Design ahb_slave, start of the top module:
module ahb_slave (
    input  wire        HCLK,         
    input  wire        HRESETn,      
    input  wire [31:0] HADDR,        
    input  wire        HWRITE,       
    input  wire [2:0]  HSIZE,        
    input  wire [2:0]  HBURST,       
    input  wire [3:0]  HPROT,        
    input  wire [1:0]  HTRANS,       
    input  wire        HMASTLOCK,    
    input  wire        HSEL,         
    input  wire [31:0] HWDATA,       
    output wire [31:0] HRDATA,       
    output wire        HREADY,       
    output wire        HRESP,        
    input  wire [3:0]  HWSTRB,       
    output wire [31:0] tdr_o,        
    output wire [31:0] lcr_o,        
    output wire [31:0] ocr_o,        
    output wire [31:0] fcr_o,        
    output wire [31:0] ier_o,        
    output wire [31:0] hcr_o,        
    input  wire [31:0] rdr_i,        
    input  wire [31:0] lsr_i,        
    input  wire [31:0] iir_i         
);
For scale: roughly 1600 cells after synthesis, about 240 flip-flops.
Settings: LEC_CHECK=0, ABC_AREA=1, CAP_MARGIN=20, CORE_MARGIN=2, CORE_UTILIZATION=58, CTS_CLUSTER_DIAMETER=330, CTS_CLUSTER_SIZE=15, SETUP_SLACK_MARGIN=-0.15, SLEW_MARGIN=20; clock period 3.11 ns.
run.sh (not shown) runs the stock make flow with config.mk's settings and CLKGATE_MAP_FILE=.
The starting point ran to the end with violations: setup timing.
Then changed:
- CORE_UTILIZATION: 58 -> 52
- CTS_CLUSTER_DIAMETER: 330 -> default
- CTS_CLUSTER_SIZE: 15 -> default
- SETUP_SLACK_MARGIN: -0.15 -> default
- clock period: 3.11 -> 3.71 ns (I/O delays scaled with it)
After rerunning: The changed run went through all stages and came out clean. Register-to-register slack gets better by 0.21 ns. Die size went up by 11%. Via count went down by 4.9%. Non-clock buffer count went down by 42. Power went down by 9.5%. Synthesized cell count does not change. Design area went up by about 0.6%. Worst setup slack gets better by 0.20 ns. Clock power went up by about 7%. Routed wire length went down by about 4.4%.
Then changed:
- ABC_AREA: 1 -> default
- CORE_UTILIZATION: 52 -> 68
- CTS_CLUSTER_SIZE: default -> 37
- clock period: 3.71 -> 3.4 ns (I/O delays scaled with it)
This time the run died in clock tree synthesis (4_1_cts).
Die area shrinks by 19%.
Synthesized cell count drops by 36%.
Synthesized area came out higher by 5.0%.
Then changed:
- CORE_UTILIZATION: 68 -> 72
- CTS_CLUSTER_DIAMETER: default -> 347
- CTS_CLUSTER_SIZE: 37 -> 93
- TNS_END_PERCENT: default -> 10
- clock period: 3.4 -> 3.48 ns (I/O delays scaled with it)
Now the flow never finished: it broke off in global placement (3_3_place_gp) on GPL-0301.
Synthesized area is unchanged.
Die area fell by 5.4%.
Synthesized cell count is unchanged.
Then changed:
- ABC_AREA: default -> 1
- CORE_UTILIZATION: 72 -> 53
- CTS_CLUSTER_DIAMETER: 347 -> default
- CTS_CLUSTER_SIZE: 93 -> default
- TNS_END_PERCENT: 10 -> default
- clock period: 3.48 -> 2.81 ns (I/O delays scaled with it)
=>
- This time the run finished but fails on setup timing
- synthesized area fell by 4.8%
- die area rose by 28%
- synthesized cell count rose by 56%

========
ahb_slave again, from the RTL that the note above started with.
clock: 3.48 ns
lec_check: 0
abc_area: 1
cap_margin: 20
core_aspect_ratio: 0.5
core_margin: 2
core_utilization: 72
cts_cluster_diameter: 347
cts_cluster_size: 93
hold_slack_margin: -0.04
setup_slack_margin: 0.84
slew_margin: 20
tns_end_percent: 10
The baseline stopped in global placement (3_3_place_gp) on GPL-0301.
Change:
ABC_AREA = default   (was 1)
CORE_ASPECT_RATIO = default   (was 0.5)
CORE_UTILIZATION = 51   (was 72)
CTS_CLUSTER_DIAMETER = default   (was 347)
CTS_CLUSTER_SIZE = default   (was 93)
HOLD_SLACK_MARGIN = default   (was -0.04)
SETUP_SLACK_MARGIN = default   (was 0.84)
TNS_END_PERCENT = default   (was 10)
clock period = 3.03 ns   (was 3.48 ns; I/O delays follow)
- Now the flow finished with negative setup slack left
- synthesized area came out higher by a few percent
- synthesized cell count shrinks by well over a third
- die area goes up by well over a third
Change:
CORE_UTILIZATION = 40   (was 51)
GPL_TIMING_DRIVEN = 0   (was default)
MIN_ROUTING_LAYER = met2   (was default)
clock period = 7.08 ns   (was 3.03 ns; I/O delays follow)
After rerunning:
- The new run reached the layout checks and failed them: negative setup slack
- setup slack improves by 0.51 ns
- routed wire length went up by 19%
- cell count went up by 1.3%
Change:
ABC_AREA = 1   (was default)
CORE_UTILIZATION = 68   (was 40)
GPL_TIMING_DRIVEN = default   (was 0)
MIN_ROUTING_LAYER = default   (was met2)
PLACE_DENSITY = 0.37   (was default)
clock period = 3.32 ns   (was 7.08 ns; I/O delays follow)
Outcome: The changed run died in global placement (3_3_place_gp) on GPL-0301. Area after synthesis goes down by about 5%. Die area falls by about 43%. Synthesized cell count went up by about 56%.
Change:
ABC_AREA = default   (was 1)
CTS_CLUSTER_SIZE = 61   (was default)
HOLD_SLACK_MARGIN = -0.08   (was default)
PLACE_DENSITY = default   (was 0.37)
TNS_END_PERCENT = 5   (was default)
clock period = 3.59 ns   (was 3.32 ns; I/O delays follow)
The changed run never finished: it broke off in clock tree synthesis (4_1_cts) (DPL-0038).
Die size went up by 4.9%.
Synthesized cell count went down by about 36%.
Synthesized area went up by 5.0%.
Change:
CORE_UTILIZATION = 40   (was 68)
CTS_CLUSTER_SIZE = default   (was 61)
HOLD_SLACK_MARGIN = default   (was -0.08)
TNS_END_PERCENT = default   (was 5)
clock period = 4.88 ns   (was 3.59 ns; I/O delays follow)
Effect: Now the flow passed the timing, design-rule and antenna checks. Synthesized cell count stays the same. Synthesized area does not change. Die area rose by 68%.
Power and IR drop assume default switching activity.
